## cnn_accel
module cnn_accel (
    input  logic        clk,
    input  logic        rst,
    input  logic        wr_en,
    input  logic        wr_sel,      
    input  logic [5:0]  wr_addr,
    input  logic [7:0]  wr_data,
    input  logic        start,
    output logic        ready,
    output logic        out_valid,
    output logic [15:0] out_data
);
    typedef enum logic [1:0] {S_IDLE, S_READ, S_CONV, S_POOL} state_t;
    state_t state;
    logic [3:0] k;           
    logic [1:0] s;           
    logic [1:0] py, px;      
    logic [7:0]  pix;
    logic [5:0]  rd_addr;
    logic [71:0] weights;
    logic [7:0]  win [0:8];
    logic [71:0] win_flat;
    logic signed [15:0] conv_out, relu_out;
    logic [15:0] pool_r [0:3];
    logic [15:0] pool_out;
    logic        out_valid_r;
    assign ready = (state == S_IDLE);
    input_buffer #(.DATA_WIDTH(8), .SIZE(64)) u_ibuf (
        .clk(clk), .rst(rst),
        .write_en(wr_en & ~wr_sel & ready),
        .data_in(wr_data),
        .data_out(pix),
        .read_addr(rd_addr),
        .write_addr(wr_addr)
    );
    weight_buffer #(.DATA_WIDTH(8), .SIZE(9)) u_wbuf (
        .clk(clk), .rst(rst),
        .write_en(wr_en & wr_sel & ready),
        .data_in(wr_data),
        .write_addr(wr_addr[3:0]),
        .weights(weights)
    );
    conv2d_core #(.DATA_WIDTH(8)) u_conv (
        .clk(clk), .rst(rst),
        .input_window(win_flat),
        .weights(weights),
        .conv_out(conv_out)
    );
    for (genvar g = 0; g < 9; g++) begin : g_win
        assign win_flat[g*8 +: 8] = win[g];
    end
    relu #(.DATA_WIDTH(16)) u_relu (.in(conv_out), .out(relu_out));
    max_pool #(.DATA_WIDTH(16)) u_pool (
        .in0(pool_r[0]), .in1(pool_r[1]), .in2(pool_r[2]), .in3(pool_r[3]),
        .out(pool_out)
  ...
For scale: about 5300 cells after synthesis, ~750 flip-flops, ~37 I/O pins, roughly 59000 sq um of cells after synthesis.
==> flow/config.mk <==
export PLATFORM = sky130hd
export DESIGN_NAME = cnn_accel
export DESIGN_NICKNAME = cnn_accel
export VERILOG_FILES = /design/flow/design.v
export SDC_FILE = /design/flow/constraint.sdc
export NUM_CORES = 4
export LEC_CHECK = 0
export CAP_MARGIN = 20
export CORE_MARGIN = 4
export CORE_UTILIZATION = 39
export GPL_TIMING_DRIVEN = 0
export PLACE_DENSITY_LB_ADDON = 0.19
export SETUP_SLACK_MARGIN = 2.38
export SLEW_MARGIN = 20
export TNS_END_PERCENT = 50
==> flow/constraint.sdc <==
create_clock -name core_clock -period 12.5 [get_ports {clk}]
set_input_delay 2.5000 -clock core_clock [delete_from_list [all_inputs] [get_ports {clk}]]
set_output_delay 2.5000 -clock core_clock [all_outputs]
set_load 0.01 [all_outputs]
run.sh (not shown) runs the stock make flow with config.mk's settings and CLKGATE_MAP_FILE=.
The starting point finished clean.
Then changed:
- GPL_TIMING_DRIVEN: 0 -> default
- SETUP_SLACK_MARGIN: 2.38 -> default
- TNS_END_PERCENT: 50 -> default
Result: Wire length shrinks by 14%; fmax went up by 5.3%; register-to-register slack improved by 430 ps; clock skew fell by 12 ps.


Starting RTL as in the previous note.
// cnn_accel
module cnn_accel (
    input  logic        clk,
    input  logic        rst,
    input  logic        wr_en,
    input  logic        wr_sel,      
    input  logic [5:0]  wr_addr,
    input  logic [7:0]  wr_data,
    input  logic        start,
    output logic        ready,
    output logic        out_valid,
    output logic [15:0] out_data
);
export LEC_CHECK = 0
export CAP_MARGIN = 5
export CORE_MARGIN = 2
export CORE_UTILIZATION = 56
export GPL_ROUTABILITY_DRIVEN = 0
export MAX_ROUTING_LAYER = met4
export SETUP_SLACK_MARGIN = -0.31
export SLEW_MARGIN = 20
create_clock -name core_clock -period 10.0 [get_ports {clk}]
The baseline produced a clean layout.
Next try:
- CAP_MARGIN: 5 -> 0
- CELL_PAD_IN_SITES_DETAIL_PLACEMENT: default -> 2
- CELL_PAD_IN_SITES_GLOBAL_PLACEMENT: default -> 3
- CORE_ASPECT_RATIO: default -> 1.13
- CORE_MARGIN: 2 -> 10
- CTS_CLUSTER_SIZE: default -> 91
- SETUP_SLACK_MARGIN: -0.31 -> 1.82
- SLEW_MARGIN: 20 -> 35
After rerunning: This time the run ended with an error in global placement without I/O (3_1_place_gp_skip_io) on GPL-0301. Area after synthesis stays the same. Die area increases by about 10%. Synthesized cell count is unchanged.
Next try:
- ABC_AREA: default -> 1
- CAP_MARGIN: 0 -> 20
- CELL_PAD_IN_SITES_DETAIL_PLACEMENT: 2 -> default
- CELL_PAD_IN_SITES_GLOBAL_PLACEMENT: 3 -> 2
- CORE_ASPECT_RATIO: 1.13 -> 1.18
- CORE_MARGIN: 10 -> 2
- CORE_UTILIZATION: 56 -> 40
- CTS_CLUSTER_DIAMETER: default -> 313
- CTS_CLUSTER_SIZE: 91 -> default
- GPL_ROUTABILITY_DRIVEN: 0 -> default
- GPL_TIMING_DRIVEN: default -> 0
- PLACE_DENSITY_LB_ADDON: default -> 0.28
- SETUP_SLACK_MARGIN: 1.82 -> default
The changed run ran to the end with no violations.
Die area goes up by 29%.
Synthesized cell count goes up by 39%.
Synthesized area goes up by 2.1%.
Next try:
- ABC_AREA: 1 -> default
- CELL_PAD_IN_SITES_GLOBAL_PLACEMENT: 2 -> default
- CORE_ASPECT_RATIO: 1.18 -> default
- CTS_CLUSTER_DIAMETER: 313 -> default
- GPL_TIMING_DRIVEN: 0 -> default
- MAX_ROUTING_LAYER: met4 -> default
- PLACE_DENSITY_LB_ADDON: 0.28 -> default
- SLEW_MARGIN: 35 -> 20
Setup slack improves by 0.48 ns.
Die area drops by about 2%.
Cell count drops by 24%.
Utilization drops by 0.91 points.
Register-to-register slack improves by 0.48 ns.
First-iteration DRC count drops by 24%.
Flip-flop count is unchanged.
Sequential power climbs by about 18%.
Routed wire length drops by 29%.
Next try:
- CAP_MARGIN: 20 -> 0
- CELL_PAD_IN_SITES_DETAIL_PLACEMENT: default -> 2
- CORE_ASPECT_RATIO: default -> 1.13
- CORE_MARGIN: 2 -> 7
- CORE_UTILIZATION: 40 -> 56
- CTS_CLUSTER_SIZE: default -> 91
- GPL_ROUTABILITY_DRIVEN: default -> 0
- MAX_ROUTING_LAYER: default -> met4
- SETUP_SLACK_MARGIN: default -> 1.82
Outcome: Now the flow did not get past detailed placement (3_5_place_dp) (DPL-0033); synthesized cell count stays the same; area after synthesis stays the same; die area falls by 24%.
Next try:
- CAP_MARGIN: 0 -> 20
- CELL_PAD_IN_SITES_DETAIL_PLACEMENT: 2 -> default
- CORE_ASPECT_RATIO: 1.13 -> default
- CORE_MARGIN: 7 -> 2
- CORE_UTILIZATION: 56 -> 35
- CTS_CLUSTER_SIZE: 91 -> default
- GPL_ROUTABILITY_DRIVEN: 0 -> default
- MAX_ROUTING_LAYER: met4 -> default
- SETUP_SLACK_MARGIN: 1.82 -> default
- clock period: 10.0 -> 13.8 ns (I/O delays scaled with it)
What happened: With this change the flow completed with no timing, DRC or antenna violations; die area came out higher by 50%; synthesized cell count does not change; synthesized area stays the same.
Power is estimated from default activity; no workload was simulated.
